==> design/flow/design.v <==
`timescale 1ns / 1ps
module startup_controller(
	input clk,
	input rst,
	input start,
	input stop,
	output reg mcu_pwr,
	output reg is_sending,
	output reg ready
);
reg is_pulling_low, is_waiting_for_clock, is_waiting_for_bkgd_stable;
reg [15:0] timer;
always @(posedge clk) begin
	if (rst || stop) begin  
		is_pulling_low <= 0;
		is_waiting_for_clock <= 0;
		is_waiting_for_bkgd_stable <= 0;
		is_sending <= 0;
		mcu_pwr <= 0;
		ready <= 1;
	end else if (start) begin
		is_pulling_low <= 1;
		is_sending <= 1;
		timer <= 250;  
		ready <= 0;
	end else if (is_pulling_low) begin
		if (timer == 0) begin
			mcu_pwr <= 1;
			is_pulling_low <= 0;
			is_waiting_for_clock <= 1;
			timer <= 1200;  
		end else begin
			timer <= timer - 1;
		end
	end else if (is_waiting_for_clock) begin
		if (timer == 0) begin
			is_sending <= 0;  
			is_waiting_for_clock <= 0;
			is_waiting_for_bkgd_stable <= 1;
			timer <= 500;  
		end else begin
			timer <= timer - 1;
		end
	end else if (is_waiting_for_bkgd_stable) begin
		if (timer == 0) begin
			is_waiting_for_bkgd_stable <= 0;
			ready <= 1;
		end else begin
			timer <= timer - 1;
		end
	end
end
endmodule
`timescale 1ns / 1ps
module sync_controller(
	input clk,
	input rst,
	input bkgd_in,
	output is_sending,
	input start_sync,
	output [31:0] sync_length,
	output sync_length_is_ready,
	output reg ready,
	output [4:0] debug
);
parameter HIGHTIME = 32'd6500;  
reg [2:0] state;
reg [31:0] sync_count;
assign debug = {2'd0, state};
assign is_sending = state == 1;
assign sync_length = sync_count;
assign sync_length_is_ready = (state != 1) && (state != 4);
always @(posedge clk) begin
	sync_count <= sync_count;
	if (rst) begin
		state <= 0;
		sync_count <= HIGHTIME;  
		ready <= 0;
	end else if (start_sync) begin
		state <= 1;
		sync_count <= HIGHTIME;
		ready <= 0;
	end else if (state == 1) begin
		if (sync_count == 0) begin
			state <= 2;
			sync_count <= 8'h0f;
		end else begin
			sync_count <= sync_count - 1;
		end
	end else if (state == 2) begin
		if (sync_count == 0) begin
			state <= 3;
		end else begin
			sync_count <= sync_count - 1;
		end
	end else if (state == 3) begin
		if (bkgd_in == 0) begin
			state <= 4;
		end
	end else if (state == 4) begin
		if (bkgd_in == 1) begin
			state <= 0;
			ready <= 1;
		end else begin
			sync_count <= sync_count + 1;
		end
	end
end
endmodule
`timescale 1ns / 1ps
module bdc_clk_pulse_generator(
	input clk,
	input rst,
	output bdc_clk_pulse,
	input [31:0] sync_length,
	input set_sync_length
);
reg [15:0] counter;
reg [31:0] target_time;  
reg [31:0] residual;
assign bdc_clk_pulse = counter == 0;
always @(posedge clk) begin
	if (rst) begin
		counter <= 0;
		target_time <= 0;
		residual <= 0;
	end else if (set_sync_length) begin
		target_time <= sync_length;
		residual <= sync_length;
	end else if (counter > residual[31:7]) begin
		counter <= 0;
		residual <= residual[6:0] + target_time;
	end else begin
		counter <= counter + 1;
	end
end
endmodule
`timescale 1ns / 1ps
module bdc_interface(
	input clk,
	input rst,
	output reg is_sending,
	input bkgd_in,
	input tgt_clk_pulse,
	input [7:0] data_in,
	input send_data,
	output reg [7:0] data_out,
	input read_data,
	output ready
);
reg [3:0] state;
reg [7:0] tgt_clk_timer;
reg [7:0] data;
reg [3:0] bitsleft;
assign ready = state == 0 && !read_data && !send_data;
always @(posedge clk) begin
	if (rst) begin
		state <= 0;
		tgt_clk_timer <= 0;
		is_sending <= 0;
	end else if (tgt_clk_timer > 0) begin
		if (tgt_clk_pulse) begin
			tgt_clk_timer <= tgt_clk_timer - 1;
		end
	end else begin
		case (state)
		0: begin
			if (send_data) begin
				state <= 1;
				data <= data_in;
				bitsleft <= 8;
			end else if (read_data) begin
				state <= 3;
				bitsleft <= 8;
			end
		end
		1: begin
			if (bitsleft > 0) begin
				state <= 2;
				is_sending <= 1;
				if (data[7]) begin
					tgt_clk_timer <= 4;
				end else begin
					tgt_clk_timer <= 14;
				end
			end else begin
				state <= 0;
			end
		end
		2: begin
			is_sending <= 0;
			if (data[7]) begin
				tgt_clk_timer <= 14;
			end else begin
				tgt_clk_timer <= 4;
			end
			state <= 1;
			bitsleft <= bitsleft - 1;
			data <= {data[6:0], 1'd0};
		end
		3: begin
			if (bitsleft > 0) begin
				is_sending <= 1;
				tgt_clk_timer <= 3;
				state <= 4;
			end else begin
				data_out <= data;
				state <= 0;
			end
		end
		4: begin
			is_sending <= 0;
			tgt_clk_timer <= 7;
			state <= 5;
		end
		5: begin
			data <= {data[6:0], bkgd_in};
			bitsleft <= bitsleft - 1;
			tgt_clk_timer <= 6;
			state <= 3;
		end
		endcase
	end
end
endmodule
`timescale 1ns / 1ps
module bdm(
	input clk,
	input rst,
	input bkgd_in,
	output bkgd_out,
	output bkgd_is_high_z,
	output mcu_pwr,
	output mcu_vpp,
	input do_read,
	input do_write,
	input do_start_mcu,
	input do_stop_mcu,
	input do_delay,
	input do_echo_test,
	input do_enable_vpp,
	input do_disable_vpp,
	input do_echo_sync_value,
	input do_resync,
	input [7:0] data_in,
	output [7:0] data_out,
	output ready,
	output reg valid,
	output [3:0] debug
);
reg [7:0] echo_data;
wire [31:0] sync_count;
wire sync_is_sending;
wire [4:0] sync_debug;
reg sync_start;
wire sync_ready;
wire startup_start;
reg startup_stop;
wire startup_is_sending, startup_ready;
wire bdc_is_sending, bdc_ready;
wire [7:0] bdc_data_out;
wire bdc_read_data, bdc_send_data;
wire hold_commands_in_reset;
assign hold_commands_in_reset = 1'd0;  
wire bdc_clk_pulse;
reg [3:0] state;
reg [7:0] delay_counter;
startup_controller startup_controller(
	.clk(clk),
	.rst(rst || hold_commands_in_reset),
	.start(startup_start),
	.stop(startup_stop),
	.mcu_pwr(mcu_pwr),
	.is_sending(startup_is_sending),
	.ready(startup_ready)
);
sync_controller sync_controller(
	.clk(clk),
	.rst(rst || hold_commands_in_reset || do_stop_mcu || do_resync),
	.bkgd_in(bkgd_in),
	.is_sending(sync_is_sending),
	.start_sync(sync_start),
	.sync_length(sync_count),
	.sync_length_is_ready(),
	.ready(sync_ready),
	.debug(sync_debug)
);
reg set_bdc_pulse_gen;
bdc_clk_pulse_generator bdc_clk_pulse_generator(
	.clk(clk),
	.rst(rst || hold_commands_in_reset),
	.bdc_clk_pulse(bdc_clk_pulse),
	.sync_length(sync_count),
	.set_sync_length(set_bdc_pulse_gen)
);
bdc_interface bdc_interface(
	.clk(clk),
	.rst(rst || hold_commands_in_reset),
	.is_sending(bdc_is_sending),
	.bkgd_in(bkgd_in),
	.tgt_clk_pulse(bdc_clk_pulse),
	.data_in(data_in),
	.send_data(bdc_send_data),
	.data_out(bdc_data_out),
	.read_data(bdc_read_data),
	.ready(bdc_ready)
);
assign debug = sync_debug; 
assign bkgd_out = 1'd0;
assign bkgd_is_high_z =
	(state == 1 && startup_is_sending) ? 1'd0 :
	(state == 2 && sync_is_sending) ? 1'd0 :
	(state == 3 && bdc_is_sending) ? 1'd0 :
	(state == 4 && bdc_is_sending) ? 1'd0 :
	1'd1;
assign startup_start = state == 0 && do_start_mcu;
assign bdc_read_data = state == 0 && do_read;
assign bdc_send_data = state == 0 && do_write;
assign data_out =
	state == 5 ? echo_data :
	state == 7 ? sync_count[15:8] :
	state == 8 ? sync_count[7:0] :
	bdc_data_out;
assign ready = state == 0 && !do_start_mcu && !do_stop_mcu && !do_read && !do_write && !do_delay && !do_echo_test && !do_echo_sync_value && !do_resync;
reg vpp_enabled;
assign mcu_vpp = vpp_enabled;
always @(posedge clk) begin
	startup_stop <= 0;
	sync_start <= 0;
	set_bdc_pulse_gen <= 0;
	valid <= 0;
	if (rst) begin
		state <= 0;
		vpp_enabled <= 0;
	end else if (state == 0) begin
		if (do_start_mcu) begin
			state <= 1;
		end else if (do_stop_mcu) begin
			startup_stop <= 1;
		end else if (do_read) begin
			state <= 3;
		end else if (do_write) begin
			state <= 4;
		end else if (do_delay) begin
			state <= 6;
			delay_counter <= {data_in, 4'd0};
		end else if (do_echo_test) begin
			state <= 5;
			echo_data <= data_in;
			valid <= 1;
		end else if (do_enable_vpp) begin
			vpp_enabled <= 1;
		end else if (do_disable_vpp) begin
			vpp_enabled <= 0;
		end else if (do_echo_sync_value) begin
			state <= 7;
			valid <= 1;
		end else if (do_resync) begin
			state <= 2;
			sync_start <= 1;
		end
	end else if (state == 1) begin
		if (startup_ready) begin
			state <= 2;
			sync_start <= 1;
		end
	end else if (state == 2) begin
		if (sync_ready) begin
			set_bdc_pulse_gen <= 1;
			state <= 0;
		end
	end else if (state == 3) begin
		if (bdc_ready) begin
			state <= 0;
			valid <= 1;
		end
	end else if (state == 4) begin
		if (bdc_ready) begin
			state <= 0;
		end
	end else if (state == 6) begin
		if (delay_counter == 0) begin
			state <= 0;
		end else begin
			delay_counter <= delay_counter - 1;
		end
	end else if (state == 5) begin
		state <= 0;
	end else if (state == 7) begin
		state <= 8;
		valid <= 1;
	end else if (state == 8) begin
		state <= 0;
	end
end
endmodule
==> design/flow/run.sh <==
#!/bin/bash
# the make line also repeats each setting of config.mk as NAME=value (left out here)
make -C /OpenROAD-flow-scripts/flow DESIGN_CONFIG=/design/flow/config.mk WORK_HOME=/design/flow/orfs CLKGATE_MAP_FILE= finish
==> design/flow/config.mk <==
export PLATFORM = sky130hd
export DESIGN_NAME = bdm
export DESIGN_NICKNAME = bdm
export VERILOG_FILES = /design/flow/design.v
export SDC_FILE = /design/flow/constraint.sdc
export NUM_CORES = 4
export LEC_CHECK = 0
export CAP_MARGIN = 20
export CORE_MARGIN = 2
export CORE_UTILIZATION = 68
export CTS_CLUSTER_SIZE = 37
export SLEW_MARGIN = 20
==> design/flow/constraint.sdc <==
create_clock -name core_clock -period 2.72 [get_ports {clk}]
set_input_delay 0.5440 -clock core_clock [delete_from_list [all_inputs] [get_ports {clk}]]
set_output_delay 0.5440 -clock core_clock [all_outputs]
set_load 0.01 [all_outputs]
==> results of run 1 <==
==> per-layer routing <==
metal | global-route usage (%) | part of all wire, % | routed length (um) | vias to the layer above
met4 | 12.0 | 3.2 | 1060 | 0
li1 | - | - | - | 5326
met5 | 0 | 0 | 0 | -
met3 | 5.91 | 8.2 | 2740 | 84
met1 | 47.1 | 41 | 13600 | 5317
met2 | 59.3 | 48 | 15900 | 549
==> repair_timing <==
| action | in CTS | in global routing |
|---|---|---|
| pin swaps | 0 | 8 |
| buffers inserted | 0 | 1 |
| gates resized | 4 | 29 |
| setup endpoints to repair | 12 | 28 |
| cloned | 0 | 0 |
==> per-stage QoR <==
step	cells	total power [mW]	instance area (um2)	utilization, %	setup slack [ns]
finish	1720	8.33	13900	81.2	-0.0346
global placement	1677	5.02	13000	75.7	-0.273
global route	1720	8.66	13900	81.2	-0.0818
detailed placement	1677	5.08	13000	75.7	-0.273
floorplan	1410	4.54	11900	-	-0.121
CTS	1719	8.29	13800	80.4	-0.0158
==> layout make-up <==
class | instances | area share (%)
Multi-Input combinational cell | 1057 | 48.8
Sequential cell | 203 | 33.1
Timing Repair Buffer | 147 | 9.12
Clock buffer | 28 | 4.49
Tap cell | 225 | 2.03
Inverter | 46 | 1.26
Clock inverter | 14 | 1.22
==> notes.md, run 1 <==
Figures from the implementation reports.

- The run finished, with violations left.
- The report lists the violated layout checks as negative setup slack.
- All stages included, the depth of the critical timing path comes to 8.
- In the final report, the number of hold violations comes to 0.
- The die boundary height is 136 um.
- For this run, the post-layout net count is 1534.
- The fraction of the cycle the final worst path needs is 101%.
- The part of the power in combinational logic is 20.3%.
- In this run the number of H-tree levels came out at 1.
- The dominant kind of combinational cell reads simple AND/OR/NAND/NOR gates.
- The number of warnings printed during yosys synthesis reads 5.
- The share of cell area taken by muxes after synthesis reads 3.55%.
- The launch point of the critical path was reported as sync_controller.sync_count[0].
- The largest power group reads sequential cells.
- In this run, distinct cell masters in the synthesized netlist total 80.
- The number of antenna violations at the first check in global routing came to 0.
- The layout report lists the combined flip-flop and latch area as 4600 um2.
- Setup repair after global routing could not meet its margin everywhere.
- The wire length of the first global-routing pass is 52900 um.
- The TritonCTS clock tree is built.
- In this run, the synthesized area fraction spent on AND-OR/OR-AND gates is recorded as 17.3%.
- At the pin with the least slew margin, the transition time is 0.841 ns.
- Per the layout report, the design carries 1145 filler cells.
- The sequential share of the synthesized area reads 38.8%.
- The largest single stage delay on the critical path is 0.58 ns.
- The power in combinational cells is 1.69 mW.
- The flow reports that sequential cells draw 40.7% of the design power.
- The final weighted congestion recorded by global placement is 0.943.
- After global routing the overflow that remains totals 0.
- The part of the power in the clock network reads 39.0%.
- The timing endpoint of the critical path is sync_controller.sync_count[5].
- The mean instance size in the synthesized netlist reads 8.38 um2.
- The max-slew headroom at the worst pin is 43.9%.
- The arrival time of data at the critical path endpoint is 3.16 ns.
- The fraction of power spent switching nets is 29.9%.
- The detail-routed net length per standard cell reads 19.4 um.
- TritonRoute reported its final design rule violation total as 0.
- 0 antenna diodes ended up in the layout.
- The end point of the most critical hold path reads bdc_interface.data_out[4].
- The max-capacitance violation count is 0.
- The post-detailed-placement half-perimeter wirelength is 23100 um.
- For this design, Yosys synthesis ends with a cell count of 1409.
- The area fraction in full adders, half adders and majority gates reads 3.77%.
- The area used by multi-input combinational logic is 6780 um2.
- Entering global routing, the biggest net connects 84 pins.
- The relative area change from synthesis to final layout is 17.7%.
- The depth of the worst register-to-register path reads 8.
- For reference, XOR and XNOR gates occupy 5.79% of the area reported after synthesis.
- After layout, the minimum clock period comes to 2.75 ns.
- The element type at the critical path end reads a flop.
- For this run, asynchronously set or reset flops after synthesis account for 0%.
- The power density over the cells is 600 nW/um2.
- The clock buffer count from CTS is 23.
- The number of enable flip-flop cells is 52.
- Summed over the clock group, the power is 3.25 mW.
- Sorting the synthesized cells by how often they occur yields 151 x sky130_fd_sc_hd__dfxtp_1, 147 x sky130_fd_sc_hd__nor2_1, 132 x sky130_fd_sc_hd__nand2_1.
- The highest clock rate is 363 MHz.
- The number of instances in the synthesized netlist reads 1409.
- The total wire length after detailed routing is 33300 um.
- The post-CTS clock slew at the launch and capture registers of the worst setup and hold paths reads 0.06 ns.
- The power in sequential cells is 3.39 mW.
- The startpoint of the worst register-to-register path is sync_controller.sync_count[0].
- The overall via count from detail_route reads 11300.
- The internal cell power reads 5.84 mW.
- The cell with the biggest individual delay on the critical path reads sky130_fd_sc_hd__or4_4.
- The hold buffer count at cts is 0.
- The kind of start point of the critical path is a flop.
- The synthesized netlist has a Yosys-reported chip area of 11800 um2.
- The number of clock sinks seen by CTS is 203.
- The number of antenna-violating nets in the routed design reads 0.
- The standard cell core area is 17100 um2.
- The maximum root-to-sink buffer count reads 3.
- Per the synthesis report, the simple-gate share of the synthesized area is 25.7%.
- The post-route worst setup slack is -0.0346 ns.
- The leakage power reads 5.01 nW.
- The clock reaches the later pin of the worst-skew pair after 0.52 ns.
- The die width is 136 um.
- The critical path's top delay family is simple AND/OR/NAND/NOR gates.
- The start point of the worst min-delay path is bdc_interface.data[4].
- The portion of synthesized cell area occupied by the leading cell type reads 25.6%.
- The number of ports placed on the die boundary is 39.
- The number of warnings in the stage logs is 36.
- The biggest area consumer among synthesized cells reads sky130_fd_sc_hd__dfxtp_1.
- The first-pass iteration count of the detailed router is 7.
- The combined global-route utilization of all metal layers is 35.6%.
- The count of final max-slew check failures is 0.
- The number of cells on the worst hold path is 0.
- The largest vdd supply drop is 588 uV.
- In the final report, the number of endpoints failing setup comes to 5.
- After synthesis the cells add up to 11800 um2.
- The initialized floorplan defines 48 standard-cell rows.
- In the post-synthesis netlist, the biggest area contributors are sky130_fd_sc_hd__dfxtp_1 26%, sky130_fd_sc_hd__edfxtp_1 13%, sky130_fd_sc_hd__nor2_1 4.7%.
- The total buffers and inverters traversed by the critical path reads 1.
- Listed in order, past its start point the critical path passes inv_4 > ha_4 > or4b_4 > or4_4 > or4_4 > nand2_8 > o22ai_1 > a221o_1.
- For reference, the most critical setup path is categorized as reg -> reg.
- The violation tally from detailed-route iteration zero reads 1070.
- The share of the core filled by cells before placement reads 69.0%.
- The synthesized flop and latch total reads 203.
- The path class of the lowest-slack min-delay path is reg -> reg.
- The switching power reads 2.50 mW.
- Of all nets on the critical path, the largest fanout is 13.
- The most frequent cell on the critical path reads sky130_fd_sc_hd__or4_4.
- The dominant synthesized flop cell reads sky130_fd_sc_hd__dfxtp_1.
- Clock tree synthesis selected as its root buffer the cell sky130_fd_sc_hd__clkbuf_16.
- The ratio of routed vias to standard cells reads 6.56.
- The internal reg-to-reg setup slack is -0.03 ns.
- The via count of the first global-routing pass is 10500.
- The number of port buffers reads 36.
- Per the OpenROAD floorplan log, the area of the die is 18400 um2.
- The worst clock skew on the final layout reads 0.0126 ns.
- The most used standard cell by instance count after synthesis reads sky130_fd_sc_hd__dfxtp_1.
- The aggregate negative setup slack is -0.0787 ns.
- The most critical hold endpoint after final layout shows a slack of 0.455 ns.
- The endpoint identified for the worst register-to-register timing path is sync_controller.sync_count[5].
- The critical path endpoint has a required time of 3.12 ns.
==> run 2, diff against run 1 <==
ABC_AREA = 0   (was not set)
CAP_MARGIN = 0   (was 20)
CELL_PAD_IN_SITES_DETAIL_PLACEMENT = 1   (was not set)
CELL_PAD_IN_SITES_GLOBAL_PLACEMENT = 2   (was not set)
CORE_UTILIZATION = 30   (was 68)
CTS_CLUSTER_DIAMETER = 370   (was not set)
CTS_CLUSTER_SIZE = 20   (was 37)
GPL_ROUTABILITY_DRIVEN = 0   (was not set)
GPL_TIMING_DRIVEN = 0   (was not set)
MAX_ROUTING_LAYER = met4   (was not set)
PLACE_DENSITY_LB_ADDON = 0.15   (was not set)
SETUP_SLACK_MARGIN = 0.58   (was not set)
SLEW_MARGIN = 35   (was 20)
clock period = 5.0 ns   (was 2.72 ns; I/O delays follow)
==> run 2 against run 1 <==
The run now finishes clean. Hold slack worse by 0.0017 ns. Non-clock buffer count down 4. Cell count up 16%. Setup slack better by 0.89 ns. Synthesized cell count unchanged. Sequential power down 46%. Clock power down 62%. Synthesized area unchanged. Via count down 2.3%. Sequential share of layout area up 1.4 points. Cell area down 4.3%. First-iteration DRC count down 43%. Critical path type is now in -> out. Largest cell class unchanged.
==> notes.md, run 2 <==
Figures from the implementation reports.

- The area fraction in full adders, half adders and majority gates is 3.77% (unchanged).
- The post-detailed-placement half-perimeter wirelength reads 33300 um (was 23100 um).
- The part of the power in combinational logic is 23.2% (was 20.3%).
- The maximum number of pins on one net before global-route repair reads 22 (was 84).
- The internal reg-to-reg setup slack came to 0.91 ns (was -0.03 ns).
- The path class of the lowest-slack min-delay path reads reg -> reg (unchanged).
- The detailed route wirelength on metal3 reads 1740 um (was 2740 um).
- The register share of total power reads 46.1% (was 40.7%).
- The relative area change from synthesis to final layout reads 12.7% (was 17.7%).
- CP cell instances: clkdlybuf4s50_1 > or2_2 > or4_1 > nor4_1 > clkdlybuf4s50_1 (was inv_4 > ha_4 > or4b_4 > or4_4 > or4_4 > nand2_8 > o22ai_1 > a221o_1).
- The share of the core filled by cells before placement is 30.5% (was 69.0%).
- The final-stage net count is 1521 (was 1534).
- The number of cell rows reads 72 (was 48).
- The hold buffer count at cts is 0 (unchanged).
- The mean instance size in the synthesized netlist came to 8.38 um2 (unchanged).
- The highest clock rate is 241 MHz.
- The post-CTS clock slew at the launch and capture registers of the worst setup and hold paths came to 0.09 ns (was 0.06 ns).
- The number of enable flip-flop cells is 52 (unchanged).
- The setup-violating endpoint count in the final report is 0 (was 5).
- Top area cell types: sky130_fd_sc_hd__dfxtp_1 26%, sky130_fd_sc_hd__edfxtp_1 13%, sky130_fd_sc_hd__nor2_1 4.7% (unchanged).
- The fraction of the cycle the final worst path needs reads 82.8% (was 101%).
- The fraction of power spent switching nets reads 34.3% (was 29.9%).
- The data required time at the worst endpoint is 4.00 ns (was 3.12 ns).
- The wire length of the first global-routing pass reads 70700 um (was 52900 um).
- The combined area of all synthesized cells reads 11800 um2 (unchanged).
- The clock buffer count from CTS is 14 (was 23).
- The arrival time of data at the critical path endpoint was 3.14 ns (was 3.16 ns).
- The latest clock arrival within the worst-skew pair is 0.51 ns (was 0.52 ns).
- The post-cts repair resize count reads 0 (was 4).
- The instance area at placement is 12900 um2 (was 13000 um2).
- The portion of synthesized cell area occupied by the leading cell type reads 25.6% (unchanged).
- The kind of start point of the critical path reads a primary input (was flop).
- The end point of the most critical hold path is bdc_interface.data_out[6] (was bdc_interface.data_out[4]).
- The buffer count from post-CTS setup fixing reads 0 (unchanged).
- The total wire length after detailed routing reads 45500 um (was 33300 um).
- The internal cell power reads 2.63 mW (was 5.84 mW).
- The area of the die is 41000 um2 (was 18400 um2).
- The stage delay of the slowest cell on the critical path is 0.59 ns (was 0.58 ns).
- The number of warnings in the stage logs is 31 (was 36).
- The xor/xnor cell area share of the yosys netlist is 5.79% (unchanged).
- The part of the power in the clock network is 30.7% (was 39.0%).
- The total stage count of the critical path was 5 (was 8).
- The number of clock sinks seen by CTS is 203 (unchanged).
- The count of distinct cell types in the synthesized netlist is 80 (unchanged).
- The number of cells on the worst hold path is 0 (unchanged).
- The dominant synthesized flop cell reads sky130_fd_sc_hd__dfxtp_1 (unchanged).
- The total grt overflow came to 0 (unchanged).
- The largest vdd supply drop is 181 uV (was 588 uV).
- The final count of hold timing violations is 0 (unchanged).
- The endpoint of the worst register-to-register path reads sync_controller.sync_count[16] (was sync_controller.sync_count[5]).
- The number of instances in the synthesized netlist is 1409 (unchanged).
- The power in combinational cells is 0.928 mW (was 1.69 mW).
- The power density over the cells came to 301 nW/um2 (was 600 nW/um2).
- The critical-path maximum fanout reads 4 (was 13).
- The number of port buffers came to 36 (unchanged).
- The timing endpoint of the critical path is ready (was sync_controller.sync_count[5]).
- The via count of the first global-routing pass was 11400 (was 10500).
- The met2 wirelength from detailed routing reads 20800 um (was 15900 um).
- The biggest area consumer among synthesized cells is sky130_fd_sc_hd__dfxtp_1 (unchanged).
- The cell area after layout was 13300 um2 (was 13900 um2).
- The max-slew headroom at the worst pin reads 36.5% (was 43.9%).
- The total buffers and inverters traversed by the critical path reads 2 (was 1).
- The class of the most critical setup path is in -> out (was reg -> reg).
- Setup repair after global routing missed its margin: false (was true).
- The overall via count from detail_route is 11000 (was 11300).
- The combined global-route utilization of all metal layers is 22.8% (was 35.6%).
- The die boundary height is 202 um (was 136 um).
- The met1 routed wirelength after detailed routing reads 22300 um (was 13600 um).
- The chip area in the Yosys report reads 11800 um2 (unchanged).
- The critical path's top delay family reads buffers and inverters (was simple AND/OR/NAND/NOR gates).
- Commonest cells post-synth: 151 x sky130_fd_sc_hd__dfxtp_1, 147 x sky130_fd_sc_hd__nor2_1, 132 x sky130_fd_sc_hd__nand2_1 (unchanged).
- The sequential share of the synthesized area was 38.8% (unchanged).
- The element type at the critical path end was an output pin (was flop).
- The detail-routed net length per standard cell reads 22.9 um (was 19.4 um).
- The die width is 202 um (was 136 um).
- The worst clock skew on the final layout reads 0.0401 ns (was 0.0126 ns).
- The synthesized flop and latch total is 203 (unchanged).
- The number of antenna-violating nets in the routed design is 0 (unchanged).
- The depth of the worst register-to-register path is 9 (was 8).
- The count of unresolved DRC violations after routing is 0 (unchanged).
- The number of levels in the clock H-tree was 1 (unchanged).
- The smallest hold slack reads 0.454 ns (was 0.455 ns).
- The power in sequential cells reads 1.84 mW (was 3.39 mW).
- The max-capacitance violation count reads 0 (unchanged).
- The simple logic cell fraction of the synthesized area is 25.7% (unchanged).
- The TritonCTS clock tree reads built (unchanged).
- The aggregate negative setup slack was 0 ns (was -0.0787 ns).
- The number of ports placed on the die boundary was 39 (unchanged).
- The transition time at the pin with the least slew margin is 0.946 ns (was 0.841 ns).
- The number of warnings printed during yosys synthesis is 5 (unchanged).
- The area fraction in compound gates is 17.3% (unchanged).
- Status: no timing/DRC/antenna violations (was failed layout checks).
- The switching power reads 1.37 mW (was 2.50 mW).
- The leakage power reads 4.37 nW (was 5.01 nW).
- The number of antenna violations at the first check in global routing reads 0 (unchanged).
- The dominant kind of combinational cell reads simple AND/OR/NAND/NOR gates (unchanged).
- The yosys cell count reads 1409 (unchanged).
- The first-pass iteration count of the detailed router was 5 (was 7).
- The shortest period the worst path allows reads 4.14 ns.
- The most frequent cell on the critical path was sky130_fd_sc_hd__clkdlybuf4s50_1 (was sky130_fd_sc_hd__or4_4).
- The clock-net power is 1.23 mW (was 3.25 mW).
- The maximum root-to-sink buffer count came to 3 (unchanged).
- The start point of the worst min-delay path is bdc_interface.data[6] (was bdc_interface.data[4]).
- The share of cell area taken by muxes after synthesis reads 3.55% (unchanged).
- The antenna cell count came to 0 (unchanged).
- The most used standard cell by instance count after synthesis is sky130_fd_sc_hd__dfxtp_1 (unchanged).
- The largest power group reads sequential cells (unchanged).
- The standard cell core area came to 38700 um2 (was 17100 um2).
- The startpoint of the most critical setup path is do_read (was sync_controller.sync_count[0]).
- The top layer used by detailed routing is met4 (unchanged).
- The clock tree root buffer cell is sky130_fd_sc_hd__clkbuf_16 (unchanged).
- The cell with the biggest individual delay on the critical path was sky130_fd_sc_hd__clkdlybuf4s50_1 (was sky130_fd_sc_hd__or4_4).
- The ratio of routed vias to standard cells is 5.54 (was 6.56).
- The count of final max-slew check failures is 0 (unchanged).
- The share of async-settable or async-resettable flops after synthesis is 0% (unchanged).
- The utilization after layout reads 34.3% (was 81.2%).
- The startpoint of the worst register-to-register path is sync_controller.sync_count[0] (unchanged).
- The violation tally from detailed-route iteration zero is 611 (was 1070).
==> run 2: per-layer routing <==
layer	up-vias	track usage, %
li1	5270	-
met1	5463	31.6
met2	232	36.7
met3	50	2.06
met4	0	3.75
met5	-	-
==> run 2: layout make-up <==
type	instances	area [um2]
inverter	46	173
fill	4632	25400
clock inverter	1	20.0
tap	518	648
timing repair buffer	39	375
buffer	104	429
multi-input combinational	1057	6680
sequential	203	4580
clock buffer	20	394
==> run 2: per-stage QoR <==
step | setup slack [ns] | cells | power, mW
after CTS | 0.859 | 1988 | 4.05
after floorplan | 1.85 | 1410 | 2.47
final | 0.858 | 1988 | 4.00
after detailed placement | 0.552 | 1967 | 2.82
after global placement | 0.510 | 1964 | 2.80
after global routing | 0.718 | 1988 | 4.24
==> run 3, diff against run 2 <==
ABC_AREA = not set   (was 0)
CAP_MARGIN = 20   (was 0)
CELL_PAD_IN_SITES_DETAIL_PLACEMENT = not set   (was 1)
CELL_PAD_IN_SITES_GLOBAL_PLACEMENT = not set   (was 2)
CORE_UTILIZATION = 72   (was 30)
CTS_CLUSTER_DIAMETER = not set   (was 370)
CTS_CLUSTER_SIZE = not set   (was 20)
GPL_ROUTABILITY_DRIVEN = not set   (was 0)
GPL_TIMING_DRIVEN = not set   (was 0)
MAX_ROUTING_LAYER = not set   (was met4)
PLACE_DENSITY = 0.41   (was not set)
PLACE_DENSITY_LB_ADDON = not set   (was 0.15)
SETUP_SLACK_MARGIN = not set   (was 0.58)
SLEW_MARGIN = 20   (was 35)
clock period = 4.01 ns   (was 5.0 ns; I/O delays follow)
==> run 3 against run 2 <==
Still clean. Flip-flop count is the same. Global-route usage is 14 points higher. Hold slack got worse by 0.0085 ns. Clock power is 72% higher. Routed wire length fell by 27%. Via count grew 1.3%. Register-to-register slack got worse by 0.51 ns. Non-clock buffer count decreased by 71. Combinational power is about 10% higher. Count of clock-buffer cells in the layout grew 17. Die size shrank 57%. Sequential power is 25% higher. Critical endpoint unchanged. Largest cell class unchanged. Largest power group unchanged. Highest routed layer unchanged.
==> notes.md, run 3 <==
Figures from the implementation reports.

- The latest clock arrival within the worst-skew pair is 0.50 ns (was 0.51 ns).
- The data required time at the worst endpoint reads 3.21 ns (was 4.00 ns).
- The number of instances in the synthesized netlist is 1409 (unchanged).
- The element type at the critical path end is an output pin (unchanged).
- The power in sequential cells is 2.30 mW (was 1.84 mW).
- The final count of hold timing violations reads 0 (unchanged).
- The combined area of all synthesized cells reads 11800 um2 (unchanged).
- The end point of the most critical hold path is bdc_interface.data_out[0] (was bdc_interface.data_out[6]).
- The total wire length after detailed routing reads 33000 um (was 45500 um).
- The startpoint of the worst register-to-register path is sync_controller.sync_count[1] (was sync_controller.sync_count[0]).
- The number of cells on the worst hold path came to 0 (unchanged).
- The synthesized flop and latch total is 203 (unchanged).
- The depth of the worst register-to-register path reads 8 (was 9).
- The overall via count from detail_route is 11200 (was 11000).
- The biggest area consumer among synthesized cells is sky130_fd_sc_hd__dfxtp_1 (unchanged).
- The combined global-route utilization of all metal layers is 37.2% (was 22.8%).
- The area fraction in compound gates is 17.3% (unchanged).
- The antenna cell count reads 0 (unchanged).
- The final-stage net count is 1458 (was 1521).
- The stage delay of the slowest cell on the critical path reads 0.59 ns (about the same).
- The total stage count of the critical path reads 5 (unchanged).
- The transition time at the pin with the least slew margin was 1.05 ns (was 0.946 ns).
- The maximum root-to-sink buffer count is 3 (unchanged).
- The startpoint of the most critical setup path reads do_write (was do_read).
- The part of the power in the clock network is 38.7% (was 30.7%).
- The fraction of the cycle the final worst path needs came to 92.3% (was 82.8%).
- The standard cell core area is 15900 um2 (was 38700 um2).
- The die boundary height is 132 um (was 202 um).
- The share of cell area taken by muxes after synthesis is 3.55% (unchanged).
- The post-CTS clock slew at the launch and capture registers of the worst setup and hold paths reads 0.06 ns (was 0.09 ns).
- The post-detailed-placement half-perimeter wirelength is 22500 um (was 33300 um).
- The most frequent cell on the critical path is sky130_fd_sc_hd__clkdlybuf4s50_1 (unchanged).
- The share of async-settable or async-resettable flops after synthesis reads 0% (unchanged).
- The via count of the first global-routing pass was 10600 (was 11400).
- The first-pass iteration count of the detailed router came to 6 (was 5).
- The number of port buffers is 36 (unchanged).
- Commonest cells post-synth: 151 x sky130_fd_sc_hd__dfxtp_1, 147 x sky130_fd_sc_hd__nor2_1, 132 x sky130_fd_sc_hd__nand2_1 (unchanged).
- The placement summary gives the final routability congestion estimate as 0.971.
- Setup repair after global routing missed its margin: false (unchanged).
- CP cell instances: clkdlybuf4s50_1 > or2_2 > or4_1 > nor4_1 > clkdlybuf4s50_1 (unchanged).
- The dominant synthesized flop cell was sky130_fd_sc_hd__dfxtp_1 (unchanged).
- The largest vdd supply drop was 345 uV (was 181 uV).
- The aggregate negative setup slack reads 0 ns (unchanged).
- The maximum number of pins on one net before global-route repair reads 60 (was 22).
- The path class of the lowest-slack min-delay path is reg -> reg (unchanged).
- The area fraction in full adders, half adders and majority gates reads 3.77% (unchanged).
- The violation tally from detailed-route iteration zero is 1236 (was 611).
- The number of enable flip-flop cells reads 52 (unchanged).
- The register share of total power is 42.0% (was 46.1%).
- The relative area change from synthesis to final layout is 10.5% (was 12.7%).
- The dominant kind of combinational cell is simple AND/OR/NAND/NOR gates (unchanged).
- Status: no timing/DRC/antenna violations (unchanged).
- The number of antenna-violating nets in the routed design was 0 (unchanged).
- The max-capacitance violation count came to 0 (unchanged).
- Top area cell types: sky130_fd_sc_hd__dfxtp_1 26%, sky130_fd_sc_hd__edfxtp_1 13%, sky130_fd_sc_hd__nor2_1 4.7% (unchanged).
- The xor/xnor cell area share of the yosys netlist reads 5.79% (unchanged).
- The post-cts repair resize count is 0 (unchanged).
- The hold buffer count at cts reads 0 (unchanged).
- The timing endpoint of the critical path is ready (unchanged).
- The internal cell power reads 3.88 mW (was 2.63 mW).
- The number of levels in the clock H-tree is 1 (unchanged).
- The count of final max-slew check failures is 0 (unchanged).
- The sequential share of the synthesized area reads 38.8% (unchanged).
- The total power is 5.48 mW (was 4.00 mW).
- The largest power group is sequential cells (unchanged).
- The number of cell rows reads 46 (was 72).
- The buffer count from post-CTS setup fixing is 0 (unchanged).
- The total grt overflow came to 0 (unchanged).
- The power in combinational cells was 1.06 mW (was 0.928 mW).
- The start point of the worst min-delay path reads bdc_interface.data[0] (was bdc_interface.data[6]).
- The max-slew headroom at the worst pin is 29.8% (was 36.5%).
- The most used standard cell by instance count after synthesis is sky130_fd_sc_hd__dfxtp_1 (unchanged).
- The critical-path maximum fanout reads 5 (was 4).
- The setup-violating endpoint count in the final report reads 0 (unchanged).
- The endpoint of the worst register-to-register path reads sync_controller.sync_count[5] (was sync_controller.sync_count[16]).
- The kind of start point of the critical path reads a primary input (unchanged).
- The die width reads 132 um (was 202 um).
- The worst clock skew on the final layout is 0.0133 ns (was 0.0401 ns).
- The ratio of routed vias to standard cells is 6.83 (was 5.54).
- The number of warnings in the stage logs was 33 (was 31).
- The power density over the cells reads 420 nW/um2 (was 301 nW/um2).
- The fraction of power spent switching nets reads 29.2% (was 34.3%).
- The count of unresolved DRC violations after routing reads 0 (unchanged).
- The internal reg-to-reg setup slack is 0.40 ns (was 0.91 ns).
- The total buffers and inverters traversed by the critical path is 2 (unchanged).
- The clock tree root buffer cell was sky130_fd_sc_hd__clkbuf_16 (unchanged).
- The number of warnings printed during yosys synthesis is 5 (unchanged).
- The detail-routed net length per standard cell reads 20.2 um (was 22.9 um).
- The clock period could shrink to 3.70 ns.
- The count of distinct cell types in the synthesized netlist reads 80 (unchanged).
- The TritonCTS clock tree is built (unchanged).
- The clock-net power is 2.12 mW (was 1.23 mW).
- The cell with the biggest individual delay on the critical path is sky130_fd_sc_hd__clkdlybuf4s50_1 (unchanged).
- The share of the core filled by cells before placement is 74.1% (was 30.5%).
- The area of the die is 17400 um2 (was 41000 um2).
- The yosys cell count was 1409 (unchanged).
- The number of clock sinks seen by CTS reads 203 (unchanged).
- The switching power came to 1.60 mW (was 1.37 mW).
- The number of ports placed on the die boundary reads 39 (unchanged).
- The number of antenna violations at the first check in global routing was 0 (unchanged).
- The part of the power in combinational logic was 19.3% (was 23.2%).
- The simple logic cell fraction of the synthesized area came to 25.7% (unchanged).
- The chip area in the Yosys report reads 11800 um2 (unchanged).
- The highest clock rate is 270 MHz.
- The wire length of the first global-routing pass reads 53600 um (was 70700 um).
- The critical path's top delay family was buffers and inverters (unchanged).
- The class of the most critical setup path is in -> out (unchanged).
- The mean instance size in the synthesized netlist was 8.38 um2 (unchanged).
- The arrival time of data at the critical path endpoint reads 2.90 ns (was 3.14 ns).
- The portion of synthesized cell area occupied by the leading cell type was 25.6% (unchanged).
- The leakage power came to 4.53 nW (was 4.37 nW).
- The clock buffer count from CTS is 22 (was 14).
-- run 3: per-stage QoR --
step	area, um2	std cells	utilization (%)	setup WS (ns)	hold slack [ns]
final	13100	1634	81.9	0.307	0.445
after detailed placement	12300	1594	77.2	0.351	0.433
after global placement	12300	1594	77.2	0.385	0.434
after floorplan	11800	1410	-	0.864	0.422
after global routing	13100	1634	81.9	0.187	0.470
after CTS	13100	1634	81.9	0.324	0.446
-- run 3: area by class of cell --
class	instances	area (um2)
clock buffer	37	658
clock inverter	3	90.1
multi-input combinational	1057	6650
timing repair buffer	72	626
fill	1048	2890
sequential	203	4590
tap	216	270
inverter	46	173
-- run 3: per-layer routing --
| metal | share of wire (%) | GRT usage (%) |
|---|---|---|
| met5 | 0 | 0 |
| met2 | 47 | 61.3 |
| met3 | 9.0 | 6.15 |
| met4 | 2.9 | 13.0 |
| met1 | 41 | 49.9 |
==> run 4, diff against run 3 <==
ABC_AREA = 1   (was not set)
CTS_CLUSTER_SIZE = 14   (was not set)
PLACE_DENSITY = not set   (was 0.41)
clock period = 2.4 ns   (was 4.01 ns; I/O delays follow)
==> run 4 against run 3 <==
Synthesized cell count grew 40%. Routed wire length grew 16%. Cell area grew 12%. Clock power grew 62%. Non-clock buffer count grew 32. Register-to-register slack lost 0.26 ns. Hold slack lost 0.18 ns. Critical endpoint is now bkgd_is_high_z.
==> notes.md, run 4 <==
Figures from the implementation reports.

- The area of the die is 19300 um2 (was 17400 um2).
- The share of async-settable or async-resettable flops after synthesis is 0% (unchanged).
- The fraction of the cycle the final worst path needs reads 98.8% (was 92.3%).
- The count of unresolved DRC violations after routing is 0 (unchanged).
- The detail-routed net length per standard cell is 16.8 um (was 20.2 um).
- The final-stage net count is 2092 (was 1458).
- The met2 usage in global routing came to 64.1% (was 61.3%).
- The relative area change from synthesis to final layout reads 12.2% (was 10.5%).
- Derived from the worst setup path, the maximum achievable clock frequency is 422 MHz.
- The area fraction in compound gates is 11.7% (was 17.3%).
- The sequential share of the synthesized area is 35.1% (was 38.8%).
- The number of clock sinks seen by CTS is 203 (unchanged).
- The start point of the worst min-delay path is rst (was bdc_interface.data[0]).
- The number of warnings printed during yosys synthesis reads 5 (unchanged).
- The antenna cell count is 0 (unchanged).
- The number of ports placed on the die boundary is 39 (unchanged).
- The internal cell power reads 6.31 mW (was 3.88 mW).
- The max-capacitance violation count is 0 (unchanged).
- The via count of the first global-routing pass is 12900 (was 10600).
- The hold buffer count at cts reads 0 (unchanged).
- The TritonCTS clock tree is built (unchanged).
- The part of the power in combinational logic was 21.1% (was 19.3%).
- The post-route worst setup slack is 0.0295 ns (was 0.307 ns).
- The share of cell area taken by muxes after synthesis reads 0% (was 3.55%).
- The part of the power in the clock network is 37.2% (was 38.7%).
- The share of the core filled by cells before placement came to 73.0% (was 74.1%).
- The worst clock skew on the final layout reads 0.0151 ns (was 0.0133 ns).
- The transition time at the pin with the least slew margin reads 0.719 ns (was 1.05 ns).
- The largest vdd supply drop reads 653 uV (was 345 uV).
- The critical-path maximum fanout reads 5 (unchanged).
- The power density over the cells is 628 nW/um2 (was 420 nW/um2).
- The placer congestion estimate is 1.03 (was 0.971).
- The yosys cell count reads 1976 (was 1409).
- The timing endpoint of the critical path reads bkgd_is_high_z (was ready).
- The mean instance size in the synthesized netlist is 6.62 um2 (was 8.38 um2).
- The power in sequential cells is 3.84 mW (was 2.30 mW).
- The latest clock arrival within the worst-skew pair reads 0.53 ns (was 0.50 ns).
- The portion of synthesized cell area occupied by the leading cell type reads 23.1% (was 25.6%).
- The path class of the lowest-slack min-delay path reads in -> reg (was reg -> reg).
- The maximum root-to-sink buffer count is 3 (unchanged).
- The number of instances in the synthesized netlist reads 1976 (was 1409).
- The final count of hold timing violations came to 0 (unchanged).
- The overall via count from detail_route was 13700 (was 11200).
- The class of the most critical setup path is reg -> out (was in -> out).
- The chip area in the Yosys report reads 13100 um2 (was 11800 um2).
- The internal reg-to-reg setup slack reads 0.14 ns (was 0.40 ns).
- The fraction of power spent switching nets is 31.5% (was 29.2%).
- The synthesized flop and latch total is 203 (unchanged).
- The startpoint of the worst register-to-register path reads bdc_clk_pulse_generator.counter[0] (was sync_controller.sync_count[1]).
- The xor/xnor cell area share of the yosys netlist is 3.82% (was 5.79%).
- The ratio of routed vias to standard cells is 6.00 (was 6.83).
- The combined area of all synthesized cells is 13100 um2 (was 11800 um2).
- The global-route track usage on met3 is 5.66% (was 6.15%).
- The number of levels in the clock H-tree reads 1 (unchanged).
- The startpoint of the most critical setup path reads sync_controller.state[1] (was do_write).
- The routing usage on met1 is 51.5% (was 49.9%).
- The count of final max-slew check failures is 0 (unchanged).
- The arrival time of data at the critical path endpoint is 1.89 ns (was 2.90 ns).
- The worst slack after detailed placement is -0.347 ns (was 0.351 ns).
- The biggest area consumer among synthesized cells is sky130_fd_sc_hd__dfxtp_1 (unchanged).
- The dominant synthesized flop cell is sky130_fd_sc_hd__dfxtp_1 (unchanged).
- The maximum number of pins on one net before global-route repair was 68 (was 60).
- The wire length of the first global-routing pass came to 62700 um (was 53600 um).
- The total grt overflow is 0 (unchanged).
- The setup-violating endpoint count in the final report is 0 (unchanged).
- The dominant kind of combinational cell is simple AND/OR/NAND/NOR gates (unchanged).
- The end point of the most critical hold path is valid (was bdc_interface.data_out[0]).
- The combined global-route utilization of all metal layers is 39.0% (was 37.2%).
- The kind of start point of the critical path reads a flop (was primary input).
- The clock buffer count from CTS reads 23 (was 22).
- The stage delay of the slowest cell on the critical path reads 0.37 ns (was 0.59 ns).
- Commonest cells post-synth: 587 x sky130_fd_sc_hd__nand2_1, 238 x sky130_fd_sc_hd__nor2_1, 211 x sky130_fd_sc_hd__inv_1 (was 151 x sky130_fd_sc_hd__dfxtp_1, 147 x sky130_fd_sc_hd__nor2_1, 132 x sky130_fd_sc_hd__nand2_1).
- The largest power group is sequential cells (unchanged).
- The number of antenna-violating nets in the routed design came to 0 (unchanged).
- The number of cells on the worst hold path is 2 (was 0).
- The area fraction in full adders, half adders and majority gates came to 3.41% (was 3.77%).
- The total wire length after detailed routing is 38400 um (was 33000 um).
- The first-pass iteration count of the detailed router reads 8 (was 6).
- The number of antenna violations at the first check in global routing reads 0 (unchanged).
- The number of enable flip-flop cells reads 52 (unchanged).
- The leakage power came to 6.31 nW (was 4.53 nW).
- Top area cell types: sky130_fd_sc_hd__dfxtp_1 23%, sky130_fd_sc_hd__nand2_1 17%, sky130_fd_sc_hd__edfxtp_1 12% (was sky130_fd_sc_hd__dfxtp_1 26%, sky130_fd_sc_hd__edfxtp_1 13%, sky130_fd_sc_hd__nor2_1 4.7%).
- The data required time at the worst endpoint is 1.92 ns (was 3.21 ns).
- The element type at the critical path end was an output pin (unchanged).
- The number of warnings in the stage logs reads 33 (unchanged).
- The standard cell core area was 17900 um2 (was 15900 um2).
- The most used standard cell by instance count after synthesis reads sky130_fd_sc_hd__nand2_1 (was sky130_fd_sc_hd__dfxtp_1).
- The max-slew headroom at the worst pin is 52.1% (was 29.8%).
- The post-CTS clock slew at the launch and capture registers of the worst setup and hold paths is 0.06 ns (about the same).
- The count of distinct cell types in the synthesized netlist was 55 (was 80).
- The most utilized layer in the global route result reads met2 (unchanged).
- The power in combinational cells is 1.94 mW (was 1.06 mW).
- Status: no timing/DRC/antenna violations (unchanged).
- The clock-net power is 3.43 mW (was 2.12 mW).
- The post-detailed-placement half-perimeter wirelength is 27600 um (was 22500 um).
- The register share of total power came to 41.7% (was 42.0%).
- The number of cell rows reads 49 (was 46).
- The simple logic cell fraction of the synthesized area is 36.8% (was 25.7%).
- The switching power reads 2.90 mW (was 1.60 mW).
- The die width is 139 um (was 132 um).
- The total stage count of the critical path reads 5 (unchanged).
- The cell with the biggest individual delay on the critical path was sky130_fd_sc_hd__dfxtp_1 (was sky130_fd_sc_hd__clkdlybuf4s50_1).
- The number of port buffers is 36 (unchanged).
- The die boundary height reads 139 um (was 132 um).
- The depth of the worst register-to-register path is 9 (was 8).
- The clock tree root buffer cell reads sky130_fd_sc_hd__clkbuf_16 (unchanged).
- The critical path's top delay family was buffers and inverters (unchanged).
- The shortest period the worst path allows is 2.37 ns.
- The total power came to 9.21 mW (was 5.48 mW).
- The endpoint of the worst register-to-register path is bdc_interface.tgt_clk_timer[1] (was sync_controller.sync_count[5]).
- CP cell instances: inv_1 > nand3_2 > clkinvlp_4 > a221oi_2 > dlygate4sd1_1 (was clkdlybuf4s50_1 > or2_2 > or4_1 > nor4_1 > clkdlybuf4s50_1).
- The violation tally from detailed-route iteration zero came to 1660 (was 1236).
- The total buffers and inverters traversed by the critical path is 3 (was 2).
==> run 4: metrics by stage <==
stage	cells	util, %	hold slack (ns)	area (um2)	setup TNS (ns)
floorplan	1977	-	0.412	13100	0
global placement	2238	77.5	0.430	13900	-0.264
detailed placement	2238	77.5	0.439	13900	-0.347
CTS	2278	81.6	0.256	14600	0
global route	2280	81.9	0.269	14700	-0.00625
finish	2280	81.9	0.268	14700	0
==> run 4: timing repair <==
item,4_1_cts,5_1_grt
setup buffers,0,2
setup endpoints to repair,10,21
resized,24,22
==> run 4: cell type report <==
type / count / area, um2
Clock buffer: 29 / 628
Timing Repair Buffer: 104 / 883
Inverter: 219 / 833
Tap cell: 229 / 287
Multi-Input combinational cell: 1485 / 7350
Fill cell: 1247 / 3240
Sequential cell: 203 / 4590
Clock inverter: 11 / 96.3
==> run 4: metal layers <==
layer / vias up / part of all wire [%]
li1: 6525 / -
met1: 6222 / 41
met2: 787 / 46
met3: 145 / 9.1
met4: 0 / 4.5
met5: - / 0
==> run 5, diff against run 4 <==
CORE_UTILIZATION = 70   (was 72)
CTS_CLUSTER_DIAMETER = 338   (was not set)
CTS_CLUSTER_SIZE = 21   (was 14)
clock period = 2.5 ns   (was 2.4 ns; I/O delays follow)
==> run 5 against run 4 <==
Register-to-register slack gained 0.11 ns. Count of clock-buffer cells in the layout down 12. Die size up 2.8%. Via count shrank 2.6%. Hold slack better by 0.055 ns. Sequential share of layout area is 1.1 points higher.
==> notes.md, run 5 <==
Figures from the implementation reports.

- Status: no timing/DRC/antenna violations (unchanged).
- The start point of the worst min-delay path is rst (unchanged).
- The power density over the cells was 532 nW/um2 (was 628 nW/um2).
- The layout filler cell count is 1410 (was 1247).
- The hold buffer count at cts was 0 (unchanged).
- The timing endpoint of the critical path is ready (was bkgd_is_high_z).
- The largest power group was sequential cells (unchanged).
- The dominant kind of combinational cell reads simple AND/OR/NAND/NOR gates (unchanged).
- The maximum root-to-sink buffer count reads 3 (unchanged).
- The via count of the first global-routing pass is 12500 (was 12900).
- The transition time at the pin with the least slew margin is 0.726 ns (was 0.719 ns).
- The share of the core filled by cells before placement is 72.0% (was 73.0%).
- The synthesized flop and latch total is 203 (unchanged).
- The element type at the critical path end reads an output pin (unchanged).
- The share of cell area taken by muxes after synthesis is 0% (unchanged).
- The fraction of the cycle the final worst path needs came to 95.8% (was 98.8%).
- The cell with the biggest individual delay on the critical path is sky130_fd_sc_hd__clkdlybuf4s50_1 (was sky130_fd_sc_hd__dfxtp_1).
- The endpoint of the worst register-to-register path is bdc_clk_pulse_generator.residual[12] (was bdc_interface.tgt_clk_timer[1]).
- The depth of the worst register-to-register path was 13 (was 9).
- The dominant synthesized flop cell reads sky130_fd_sc_hd__dfxtp_1 (unchanged).
- The relative area change from synthesis to final layout is 8.45% (was 12.2%).
- The biggest area consumer among synthesized cells was sky130_fd_sc_hd__dfxtp_1 (unchanged).
- The cell area after layout is 14200 um2 (was 14700 um2).
- The detail-routed net length per standard cell reads 16.1 um (was 16.8 um).
- The number of instances in the synthesized netlist is 1976 (unchanged).
- The standard cell core area is 18100 um2 (was 17900 um2).
- The total grt overflow was 0 (unchanged).
- The number of antenna violations at the first check in global routing is 0 (unchanged).
- The worst clock skew on the final layout reads 0.0152 ns (was 0.0151 ns).
- The startpoint of the worst register-to-register path reads bdc_clk_pulse_generator.residual[0] (was bdc_clk_pulse_generator.counter[0]).
- The number of warnings in the stage logs is 33 (unchanged).
- The final count of hold timing violations reads 0 (unchanged).
- After layout, the minimum clock period comes to 2.40 ns.
- The most used standard cell by instance count after synthesis reads sky130_fd_sc_hd__nand2_1 (unchanged).
- The number of clock sinks seen by CTS is 203 (unchanged).
- The combined area of all synthesized cells reads 13100 um2 (unchanged).
- The area occupied by registers reads 4590 um2 (about the same).
- The largest vdd supply drop is 636 uV (was 653 uV).
- The count of final max-slew check failures reads 0 (unchanged).
- The class of the most critical setup path was in -> out (was reg -> out).
- The number of warnings printed during yosys synthesis reads 5 (unchanged).
- Top area cell types: sky130_fd_sc_hd__dfxtp_1 23%, sky130_fd_sc_hd__nand2_1 17%, sky130_fd_sc_hd__edfxtp_1 12% (unchanged).
- The clock-net power reads 2.11 mW (was 3.43 mW).
- The total power reads 7.55 mW (was 9.21 mW).
- The buffer count from post-CTS setup fixing is 0 (unchanged).
- The ratio of routed vias to standard cells came to 5.91 (was 6.00).
- The post-CTS clock slew at the launch and capture registers of the worst setup and hold paths is 0.09 ns (was 0.06 ns).
- The number of cells on the worst hold path was 2 (unchanged).
- The area used by multi-input combinational logic was 7300 um2 (was 7350 um2).
- The path class of the lowest-slack min-delay path was in -> reg (unchanged).
- The internal reg-to-reg setup slack is 0.25 ns (was 0.14 ns).
- The total wire length after detailed routing is 36400 um (was 38400 um).
- The count of unresolved DRC violations after routing is 0 (unchanged).
- The part of the power in combinational logic reads 23.3% (was 21.1%).
- The critical path's top delay family reads buffers and inverters (unchanged).
- The final-stage net count reads 2076 (was 2092).
- The end point of the most critical hold path is valid (unchanged).
- The fraction of power spent switching nets is 32.5% (was 31.5%).
- The part of the power in the clock network came to 28.0% (was 37.2%).
- The sequential share of the synthesized area is 35.1% (unchanged).
- The internal cell power is 5.09 mW (was 6.31 mW).
- The TritonCTS clock tree reads built (unchanged).
- The latest clock arrival within the worst-skew pair reads 0.48 ns (was 0.53 ns).
- The startpoint of the most critical setup path is do_stop_mcu (was sync_controller.state[1]).
- The portion of synthesized cell area occupied by the leading cell type is 23.1% (unchanged).
- The post-cts repair resize count is 17 (was 24).
- The max-capacitance violation count is 0 (unchanged).
- The simple logic cell fraction of the synthesized area reads 36.8% (unchanged).
- The number of levels in the clock H-tree was 1 (unchanged).
- The number of port buffers reads 36 (unchanged).
- The stage delay of the slowest cell on the critical path was 0.42 ns (was 0.37 ns).
- CP cell instances: clkdlybuf4s50_1 > nor2_1 > inv_1 > nor2_1 > nand2_1 > nor2_2 > inv_1 > nor3_1 > clkbuf_2 (was inv_1 > nand3_2 > clkinvlp_4 > a221oi_2 > dlygate4sd1_1).
- The combined global-route utilization of all metal layers reads 36.6% (was 39.0%).
- The area fraction in compound gates was 11.7% (unchanged).
- The xor/xnor cell area share of the yosys netlist reads 3.82% (unchanged).
- The number of antenna-violating nets in the routed design is 0 (unchanged).
- The instance area at placement reads 13800 um2 (was 13900 um2).
- The kind of start point of the critical path is a primary input (was flop).
- The antenna cell count came to 0 (unchanged).
- The utilization after layout is 78.1% (was 81.9%).
- The area fraction in full adders, half adders and majority gates is 3.41% (unchanged).
- The number of cell rows reads 49 (unchanged).
- The setup-violating endpoint count in the final report is 0 (unchanged).
- The die width is 141 um (was 139 um).
- The post-detailed-placement half-perimeter wirelength is 27000 um (was 27600 um).
- The number of ports placed on the die boundary was 39 (unchanged).
- The chip area in the Yosys report is 13100 um2 (unchanged).
- The data required time at the worst endpoint is 2.00 ns (was 1.92 ns).
- The count of distinct cell types in the synthesized netlist was 55 (unchanged).
- The power in sequential cells is 3.67 mW (was 3.84 mW).
- The clock tree root buffer cell reads sky130_fd_sc_hd__clkbuf_16 (unchanged).
- The die boundary height is 141 um (was 139 um).
- The violation tally from detailed-route iteration zero was 1433 (was 1660).
- The register share of total power is 48.7% (was 41.7%).
- The smallest hold slack was 0.322 ns (was 0.268 ns).
- The share of async-settable or async-resettable flops after synthesis is 0% (unchanged).
- The switching power reads 2.45 mW (was 2.90 mW).
- The total stage count of the critical path came to 9 (was 5).
- The wire length of the first global-routing pass was 59900 um (was 62700 um).
- The power in combinational cells came to 1.76 mW (was 1.94 mW).
- The leakage power is 6.07 nW (was 6.31 nW).
- The first-pass iteration count of the detailed router reads 6 (was 8).
- The mean instance size in the synthesized netlist is 6.62 um2 (unchanged).
- The total buffers and inverters traversed by the critical path reads 4 (was 3).
- The arrival time of data at the critical path endpoint is 1.90 ns (was 1.89 ns).
- The clock buffer count from CTS was 13 (was 23).
- The yosys cell count was 1976 (unchanged).
- The area of the die reads 19800 um2 (was 19300 um2).
- The max-slew headroom at the worst pin is 51.6% (was 52.1%).
- The critical-path maximum fanout reads 2 (was 5).
- The highest clock rate is 417 MHz.
- The overall via count from detail_route reads 13300 (was 13700).
- The placer congestion estimate is 0.982 (was 1.03).
- Commonest cells post-synth: 587 x sky130_fd_sc_hd__nand2_1, 238 x sky130_fd_sc_hd__nor2_1, 211 x sky130_fd_sc_hd__inv_1 (unchanged).
- The maximum number of pins on one net before global-route repair came to 68 (unchanged).
- The number of enable flip-flop cells reads 52 (unchanged).
[run 5: through the flow]
step | setup slack, ns | TNS [ns] | instances
6_report | 0.104 | 0 | 2253
5_1_grt | -0.0489 | -0.0489 | 2253
4_1_cts | 0.00690 | 0 | 2253
3_5_place_dp | -0.308 | -0.308 | 2234
3_3_place_gp | -0.214 | -0.214 | 2234
2_1_floorplan | 0.356 | 0 | 1977
[run 5: final cells by class]
class	instances	share of cell area [%]
flip-flops and latches	203	32.4
multi-input cells	1485	51.5
repair buffers	98	5.76
well taps	229	2.02
inverters	219	5.84
clock inverters	2	0.124
clock buffers	17	2.40
[run 5: layer usage]
layer	routed length (um)	global-route usage [%]	vias up	part of all wire [%]
li1	-	-	6488	-
met1	15200	49.8	6060	42
met2	16700	61.2	661	46
met3	3200	4.45	115	8.8
met4	1290	12.2	0	3.5
met5	0	0	-	0
==> run 6, diff against run 5 <==
ABC_AREA = not set   (was 1)
CORE_UTILIZATION = 40   (was 70)
CTS_CLUSTER_DIAMETER = not set   (was 338)
CTS_CLUSTER_SIZE = not set   (was 21)
HOLD_SLACK_MARGIN = 0.08   (was not set)
SLEW_MARGIN = 10   (was 20)
clock period = 5.0 ns   (was 2.5 ns; I/O delays follow)
==> run 6 against run 5 <==
Count of clock-buffer cells in the layout increased by 13. Critical endpoint unchanged. Still clean on timing, DRC and antenna. Routed wire length fell by 8.9%. Cell count is 21% lower. Hold slack better by 0.12 ns.
==> notes.md, run 6 <==
Figures from the implementation reports.

- Status: no timing/DRC/antenna violations (unchanged).
- The clock tree root buffer cell reads sky130_fd_sc_hd__clkbuf_16 (unchanged).
- The largest vdd supply drop reads 242 uV (was 636 uV).
- The buffer count from post-CTS setup fixing reads 0 (unchanged).
- The biggest area consumer among synthesized cells reads sky130_fd_sc_hd__dfxtp_1 (unchanged).
- The power in combinational cells is 0.823 mW (was 1.76 mW).
- The number of enable flip-flop cells is 52 (unchanged).
- The wire length of the first global-routing pass is 54000 um (was 59900 um).
- The timing endpoint of the critical path is ready (unchanged).
- The aggregate negative setup slack was 0 ns (unchanged).
- The count of distinct cell types in the synthesized netlist came to 80 (was 55).
- The simple logic cell fraction of the synthesized area reads 25.7% (was 36.8%).
- The most used standard cell by instance count after synthesis reads sky130_fd_sc_hd__dfxtp_1 (was sky130_fd_sc_hd__nand2_1).
- The count of unresolved DRC violations after routing is 0 (unchanged).
- The part of the power in the clock network is 40.0% (was 28.0%).
- The yosys cell count is 1409 (was 1976).
- The final-stage net count came to 1444 (was 2076).
- The power in sequential cells was 1.85 mW (was 3.67 mW).
- The stage delay of the slowest cell on the critical path reads 0.58 ns (was 0.42 ns).
- The TritonCTS clock tree is built (unchanged).
- The area of the die is 30900 um2 (was 19800 um2).
- The clock-net power is 1.78 mW (was 2.11 mW).
- The max-capacitance violation count came to 0 (unchanged).
- The combined area of all synthesized cells is 11800 um2 (was 13100 um2).
- The maximum root-to-sink buffer count is 3 (unchanged).
- The maximum number of pins on one net before global-route repair was 43 (was 68).
- The final cell count without fillers reads 1788 (was 2253).
- The fraction of the cycle the final worst path needs reads 81.6% (was 95.8%).
- The ratio of routed vias to standard cells is 5.95 (was 5.91).
- The register share of total power reads 41.5% (was 48.7%).
- The die width is 176 um (was 141 um).
- The total grt overflow reads 0 (unchanged).
- The number of antenna-violating nets in the routed design reads 0 (unchanged).
- The dominant kind of combinational cell is simple AND/OR/NAND/NOR gates (unchanged).
- The path class of the lowest-slack min-delay path is reg -> reg (was in -> reg).
- The total wire length after detailed routing is 33100 um (was 36400 um).
- The clock buffer count from CTS is 24 (was 13).
- The switching power is 1.33 mW (was 2.45 mW).
- The number of ports placed on the die boundary came to 39 (unchanged).
- The start point of the worst min-delay path reads bdc_interface.data[4] (was rst).
- The end point of the most critical hold path is bdc_interface.data_out[4] (was valid).
- The violation tally from detailed-route iteration zero is 791 (was 1433).
- The post-detailed-placement half-perimeter wirelength is 23200 um (was 27000 um).
- The share of the core filled by cells before placement reads 40.9% (was 72.0%).
- The dominant synthesized flop cell is sky130_fd_sc_hd__dfxtp_1 (unchanged).
- The largest power group is sequential cells (unchanged).
- The post-cts repair resize count came to 0 (was 17).
- The mean instance size in the synthesized netlist reads 8.38 um2 (was 6.62 um2).
- The total stage count of the critical path came to 5 (was 9).
- The share of async-settable or async-resettable flops after synthesis reads 0% (unchanged).
- The startpoint of the worst register-to-register path was sync_controller.sync_count[1] (was bdc_clk_pulse_generator.residual[0]).
- The hold buffer count at cts reads 0 (unchanged).
- The max-slew headroom at the worst pin was 29.5% (was 51.6%).
- The combined global-route utilization of all metal layers came to 21.2% (was 36.6%).
- The latest clock arrival within the worst-skew pair was 0.53 ns (was 0.48 ns).
- The layout filler cell count was 2808 (was 1410).
- The depth of the worst register-to-register path reads 8 (was 13).
- Subtracting the final worst setup slack from the clock period gives 4.08 ns.
- The endpoint of the worst register-to-register path reads sync_controller.sync_count[5] (was bdc_clk_pulse_generator.residual[12]).
- The critical path's top delay family was buffers and inverters (unchanged).
- The data required time at the worst endpoint was 4.00 ns (was 2.00 ns).
- The synthesized flop and latch total is 203 (unchanged).
- Top area cell types: sky130_fd_sc_hd__dfxtp_1 26%, sky130_fd_sc_hd__edfxtp_1 13%, sky130_fd_sc_hd__nor2_1 4.7% (was sky130_fd_sc_hd__dfxtp_1 23%, sky130_fd_sc_hd__nand2_1 17%, sky130_fd_sc_hd__edfxtp_1 12%).
- The number of warnings printed during yosys synthesis is 5 (unchanged).
- The sequential share of the synthesized area is 38.8% (was 35.1%).
- The internal reg-to-reg setup slack reads 1.44 ns (was 0.25 ns).
- The fraction of power spent switching nets is 29.8% (was 32.5%).
- The antenna cell count is 0 (unchanged).
- The number of port buffers is 36 (unchanged).
- The number of warnings in the stage logs is 31 (was 33).
- The count of final max-slew check failures reads 0 (unchanged).
## run 6: routing by layer
metal / track usage, % / routed length, um
met3: 3.35 / 2130
met1: 29.2 / 15100
met4: 5.27 / 567
met2: 34.9 / 15400
met5: 0 / 0
## run 6: stage by stage
step	worst slack, ns	hold WS (ns)	cell area [um2]
after floorplan	1.85	0.422	11800
after global placement	0.924	0.437	12400
after detailed placement	0.941	0.439	12400
after CTS	0.917	0.450	13200
after global routing	0.804	0.468	13200
final	0.920	0.445	13200
## run 6: final cells by class
cell class	instances	area, um2	area share, %
Multi-Input combinational cell	1057	6640	50.4
Sequential cell	203	4590	34.8
Clock inverter	12	124	0.939
Inverter	46	173	1.31
Clock buffer	30	684	5.19
Timing Repair Buffer	56	503	3.81
Tap cell	384	480	3.64
Power figures rest on the tool's default switching activity, not on a simulated workload.
